// alu_top
module alu_top(clk, a, b, op, out, carry_out, over_flow, zero);
For scale: roughly 640 cells after synthesis, ~110 flip-flops, roughly 0.0062 mm² of cells after synthesis.
Settings: LEC_CHECK=0, ABC_AREA=0, CAP_MARGIN=15, CELL_PAD_IN_SITES_DETAIL_PLACEMENT=1, CORE_ASPECT_RATIO=1.15, CORE_MARGIN=7, CORE_UTILIZATION=71, CTS_CLUSTER_DIAMETER=145, CTS_CLUSTER_SIZE=82, GPL_ROUTABILITY_DRIVEN=1, GPL_TIMING_DRIVEN=0, MAX_ROUTING_LAYER=met4, PLACE_DENSITY_LB_ADDON=0.07, SLEW_MARGIN=20, TNS_END_PERCENT=5; clock period 23.6 ns.
run.sh (not shown) runs the stock make flow with config.mk's settings and CLKGATE_MAP_FILE=.
The first run stopped in detailed placement.
Then changed:
--- a/flow/config.mk
+++ b/flow/config.mk
@@ -7,5 +7,4 @@
 export LEC_CHECK = 0
-export ABC_AREA = 0
-export CAP_MARGIN = 15
-export CELL_PAD_IN_SITES_DETAIL_PLACEMENT = 1
+export ABC_AREA = 1
+export CAP_MARGIN = 35
 export CORE_ASPECT_RATIO = 1.15
Result: The new run finished clean; die area went down by about 3%; synthesized area falls by 3.4%; synthesized cell count increases by 7.6%.
Then changed:
==> flow/config.mk (replaced) <==
export PLATFORM = sky130hd
export DESIGN_NAME = alu_top
export DESIGN_NICKNAME = alu_top
export VERILOG_FILES = /design/flow/design.v
export SDC_FILE = /design/flow/constraint.sdc
export NUM_CORES = 4
export LEC_CHECK = 0
export CAP_MARGIN = 20
export CORE_MARGIN = 2
export CORE_UTILIZATION = 40
export SLEW_MARGIN = 20
==> flow/constraint.sdc (replaced) <==
create_clock -name core_clock -period 14.2 [get_ports {clk}]
set_input_delay 2.8400 -clock core_clock [delete_from_list [all_inputs] [get_ports {clk}]]
set_output_delay 2.8400 -clock core_clock [all_outputs]
set_load 0.01 [all_outputs]
Worst setup slack is worse by 5.9 ns; sequential cell count does not change; power came out higher by well over a third; clock power came out higher to 2.5 times its value; routed wire length came out lower by roughly a tenth.
Then changed:
--- a/flow/config.mk
+++ b/flow/config.mk
@@ -8,2 +8,3 @@
 export CAP_MARGIN = 20
+export CELL_PAD_IN_SITES_DETAIL_PLACEMENT = 1
 export CORE_MARGIN = 2
@@ -11 +12,2 @@
 export SLEW_MARGIN = 20
+export TNS_END_PERCENT = 10
==> flow/constraint.sdc (replaced) <==
create_clock -name core_clock -period 14.5 [get_ports {clk}]
set_input_delay 2.9000 -clock core_clock [delete_from_list [all_inputs] [get_ports {clk}]]
set_output_delay 2.9000 -clock core_clock [all_outputs]
set_load 0.01 [all_outputs]
Routed wire length goes up by roughly a tenth.
Worst setup slack degrades by 0.0082 ns.
Total power goes down by a few percent.
Hold slack improves by 0.029 ns.
Design area goes down slightly.
Then changed:
--- a/flow/config.mk
+++ b/flow/config.mk
@@ -8,6 +8,4 @@
 export CAP_MARGIN = 20
-export CELL_PAD_IN_SITES_DETAIL_PLACEMENT = 1
 export CORE_MARGIN = 2
-export CORE_UTILIZATION = 40
+export CORE_UTILIZATION = 58
 export SLEW_MARGIN = 20
-export TNS_END_PERCENT = 10
==> flow/constraint.sdc (replaced) <==
create_clock -name core_clock -period 7.88 [get_ports {clk}]
set_input_delay 1.5760 -clock core_clock [delete_from_list [all_inputs] [get_ports {clk}]]
set_output_delay 1.5760 -clock core_clock [all_outputs]
set_load 0.01 [all_outputs]
Effect:
- Now the flow finished but failed the layout checks on negative setup slack
- critical path depth does not change
- power grows by about 80%
- wire length shrinks by 2.4%
- clock power grows by 33%
- final area grows by 5.3%
- worst setup slack is worse by 5.8 ns
- die size shrinks by about 30%
- count of clock-buffer cells in the layout grows by 1
- utilization grows by 28 points
Then changed:
--- a/flow/config.mk
+++ b/flow/config.mk
@@ -9,3 +9,3 @@
 export CORE_MARGIN = 2
-export CORE_UTILIZATION = 58
+export CORE_UTILIZATION = 40
 export SLEW_MARGIN = 20
==> flow/constraint.sdc (replaced) <==
create_clock -name core_clock -period 14.5 [get_ports {clk}]
set_input_delay 2.9000 -clock core_clock [delete_from_list [all_inputs] [get_ports {clk}]]
set_output_delay 2.9000 -clock core_clock [all_outputs]
set_load 0.01 [all_outputs]
Effect: With this change the flow completed without violations; routed wire length goes down by 8.9%; synthesized cell count is unchanged; die area goes up by 43%; critical path depth goes down by 1; final area goes down by 5.3%; power goes down by about 47%; flip-flop count is unchanged.

---

job 299:
The RTL this note starts from:
==> flow/design.v <==
module alu_top(clk, a, b, op, out, carry_out, over_flow, zero);
input clk;
input [31:0] a, b;
input [2:0] op;
output reg [31:0] out;
output reg carry_out, over_flow, zero;
reg [31:0] a_r, b_r;
reg [2:0] op_r;
wire [31:0] alu_out;
wire alu_carry_out, alu_over_flow, alu_zero;
ALU alu_core(a_r, b_r, op_r, alu_out, alu_carry_out, alu_over_flow, alu_zero);
always @(posedge clk) begin
	a_r <= a;
	b_r <= b;
	op_r <= op;
	out <= alu_out;
	carry_out <= alu_carry_out;
	over_flow <= alu_over_flow;
	zero <= alu_zero;
end
endmodule

module xorgate(a, b, out);
output[31:0] out;
input wire[31:0] a, b;
generate  
genvar index;
for (index = 0; index<32; index = index + 1)
	begin: xorgen
		xor xor1(out[index], a[index], b[index]);
	end
endgenerate
endmodule
module andgate(a, b, out);
output[31:0] out;
input[31:0] a, b;
generate  
genvar index;
for (index = 0; index<32; index = index + 1)
	begin: andgen
		and and1(out[index], a[index], b[index]);  
	end
endgenerate
endmodule
module orgate(a, b, out);
output[31:0] out;
input[31:0] a, b;
generate  
genvar index;
for (index = 0; index<32; index = index + 1)
	begin: orgen
		or or1(out[index], a[index], b[index]);
	end
endgenerate
endmodule
module adder(sum, carryout, a, b, carryin);
output sum, carryout;
input a, b, carryin;
xor sumbit(sum, a, b, carryin);
and bc(b_c, b, carryin);
and ac(a_c, a, carryin);
and ab(a_b, a, b);
or cout(carryout, b_c, a_c, a_b);
endmodule
module adder32Bit(addo, carryout, over_flow, A, B, carry_in);
output[31:0] addo;  
output carryout;  
output over_flow;  
input[31:0] A;  
input[31:0] B;  
input carry_in;
wire[31:0] carry_oarray;
adder adder_init (addo[0], carry_oarray[0], A[0], B[0], carry_in);
adder adder1 (addo[1], carry_oarray[1], A[1], B[1], carry_oarray[0]);
generate  
genvar index;
for (index = 2; index<32; index = index + 1)
	begin: add32b
	adder addergen (addo[index], carry_oarray[index], A[index], B[index], carry_oarray[index-1]);
	end
endgenerate
assign carryout = carry_oarray[31];
wire abxor, abcoutxor;
xor xor1(abxor, A[31], B[31]);
xor xor2(abcoutxor, carryout, abxor);
xor xor3(over_flow, addo[31], abcoutxor);
endmodule 
module slt(sum, overflow, slto);
input[31:0] sum;
input overflow;
output slto;
xor slt_xor(slto, sum[31], overflow);
endmodule
module structuralMultiplexer(out, mux_command, ando, oro, xoro, addo, slto);
output[31:0] out;
input[2:0] mux_command;  
input[31:0] ando;  
input[31:0] oro;  
input[31:0] xoro;  
input[31:0] addo;  
input slto;  
wire[2:0] inv_command;
wire[31:0] enableand, enableor, enablexor, enableadd;  
wire enableslt;  
not notCommand0(inv_command[0], mux_command[0]);  
not notCommand1(inv_command[1], mux_command[1]);
not notCommand2(inv_command[2], mux_command[2]);
and slt_and(enableslt, slto, inv_command[2], mux_command[1], inv_command[0]);
generate
genvar index;
for (index = 0; index<32; index = index + 1)
	begin: muxgen 
		and ando_and(enableand[index], ando[index], inv_command[2], mux_command[1], mux_command[0]);  
		and oro_and(enableor[index], oro[index], mux_command[2], inv_command[1], inv_command[0]);  
		and xoro_and(enablexor[index], xoro[index], inv_command[2], inv_command[1], mux_command[0]);  
		and addo_and(enableadd[index], addo[index], inv_command[2], inv_command[1], inv_command[0]);  
		or or1(out[index], enableand[index],  enableor[index], enablexor[index], enableadd[index], enableslt);  
	end
endgenerate
endmodule
module LUT(mux_command, a_inv, b_inv, carry_in, allow_overflow, addr);
output reg[2:0] mux_command;
output reg a_inv;
output reg b_inv;
output reg carry_in;
output reg allow_overflow;
input[2:0] addr;
always @ (addr) begin
	case(addr)
	3'd0: begin mux_command = 3'b000; a_inv = 0; b_inv = 0; carry_in = 0; allow_overflow = 1; end  
	3'd1: begin mux_command = 3'b000; a_inv = 0; b_inv = 1; carry_in = 1; allow_overflow = 1; end  
	3'd2: begin mux_command = 3'b001; a_inv = 0; b_inv = 0; carry_in = 0; allow_overflow = 1; end  
	3'd3: begin mux_command = 3'b010; a_inv = 0; b_inv = 1; carry_in = 1; allow_overflow = 0; end  
	3'd4: begin mux_command = 3'b011; a_inv = 0; b_inv = 0; carry_in = 0; allow_overflow = 1; end  
	3'd6: begin mux_command = 3'b011; a_inv = 1; b_inv = 1; carry_in = 0; allow_overflow = 1; end  
	3'd7: begin mux_command = 3'b100; a_inv = 0; b_inv = 0; carry_in = 0; allow_overflow = 1; end  
	3'd5: begin mux_command = 3'b100; a_inv = 1; b_inv = 1; carry_in = 0; allow_overflow = 1; end  
default: $display("Please check inputs");
endcase
end
endmodule
module ALU(a, b, addr, out, carry_out, over_flow, zero);
input[31:0] a, b;
input[2:0] addr;  
output[31:0] out;
output carry_out, over_flow, zero;
wire carry_in, b_inv;  
wire a_inv, allow_overflow;  
wire[2:0] mux_command;
wire[31:0] A, B;  
wire[31:0] addo, xoro, ando, oro;
wire slto;
LUT lookuptable(mux_command, a_inv, b_inv, carry_in, allow_overflow, addr);
generate
genvar index;
for (index = 0; index<32; index = index + 1)
	begin: abinv_gen
		xor a_invgen(A[index], a[index], a_inv);  
		xor b_invgen(B[index], b[index], b_inv);  
	end
endgenerate
andgate and_gate(A, B, ando);  
orgate or_gate(A, B, oro);  
xorgate xor_gate(A, B, xoro);  
adder32Bit add_gate(addo, carry_out, over_flow, A, B, carry_in);  
slt slt_gate(addo, over_flow, slto);
and allowoverflow_and(overflow, over_flow, allow_overflow);
structuralMultiplexer mux_structure(out, mux_command, ando, oro, xoro, addo, slto);
wire[31:0] equal;
generate  
genvar index1;
for (index1 = 0; index1 <32; index1 = index1+1)begin
                nor nor1(equal[index1], out[index1], 0);
end
endgenerate
and and1(zero, equal[0], equal[1], equal[2], equal[3],equal[4],equal[5],equal[6],equal[7],equal[8],equal[9],equal[10],equal[11],equal[12],equal[13],equal[14],equal[15],equal[16],equal[17],equal[18],equal[19],equal[20],equal[21],equal[22],equal[23],equal[24],equal[25],equal[26],equal[27],equal[28],equal[29],equal[30],equal[31]);
endmodule
export LEC_CHECK = 0
export ABC_AREA = 1
export CAP_MARGIN = 35
export CORE_ASPECT_RATIO = 1.15
export CORE_MARGIN = 7
export CORE_UTILIZATION = 71
export CTS_CLUSTER_DIAMETER = 328
export CTS_CLUSTER_SIZE = 82
export GPL_ROUTABILITY_DRIVEN = 0
export GPL_TIMING_DRIVEN = 0
export MAX_ROUTING_LAYER = met4
export SLEW_MARGIN = 20
export TNS_END_PERCENT = 5
create_clock -name core_clock -period 23.6 [get_ports {clk}]
Job 299 finished every step from synthesis to the final layout, and the layout passed the timing, DRC and antenna checks.
[inputs] job 5434 vs job 299
- GPL_ROUTABILITY_DRIVEN no longer set, was 0
- CORE_UTILIZATION now 66, was 71
- GPL_TIMING_DRIVEN no longer set, was 0
- ABC_AREA now 0, was 1
- CORE_ASPECT_RATIO no longer set, was 1.15
- CTS_CLUSTER_SIZE now 15, was 82
- TNS_END_PERCENT no longer set, was 5
- MAX_ROUTING_LAYER no longer set, was met4
- CORE_MARGIN now 2, was 7
- CTS_CLUSTER_DIAMETER no longer set, was 328
- the clock period (ns, I/O delays scaled along) now 12.4, was 23.6
Job 5434 vs. job 299: synthesis area per yosys grew by 210 um2, final wirelength has increased, final total power higher, number of cells on the worst reg-to-reg path moved down, chip area has decreased. Taking job 299 as the reference, in job 5434 global-route wire length before repair saw an increase; post-route cell area moved up; worst path required time went down by 11.17 ns. From job 299 to job 5434 the numbers moved as follows: count of inverters other than clock inverters in the layout fell 22; slew at the pin with the worst max-slew slack +0.066 ns. Diff job 5434 and job 299: cell area reported after detailed placement higher in job 5434. Job 5434 completed end to end; final checks failed (negative setup slack).
Setup changes, job 5434 to job 9824
- clearing ABC_AREA, which used to be 0
- clearing CTS_CLUSTER_SIZE, which used to be 15
- swapping 35 for 20 in CAP_MARGIN
- swapping 66 for 59 in CORE_UTILIZATION
- swapping 12.4 for 11.2 in the clock period (ns, I/O delays scaled along)
Job 9824 finished every stage; the final checks, however, were not passed, the failures being negative setup slack. Against job 5434, job 9824 reports a logic share of the area that is lower. Die: job 9824 bigger than job 5434. Total core area (job 9824 over job 5434): increase, 1100 um2. Global-route usage (lower): job 9824. Comparing job 5434 and job 9824, the higher number of optimization iterations in the first detailed-route pass is on job 5434. Job 9824 vs. job 5434: first-pass GRT wire length dropped about 12%, number of vias after detailed routing went down, met2 track demand over resource in global routing -15 points, power held.
Power figures rest on the tool's default switching activity, not on a simulated workload.
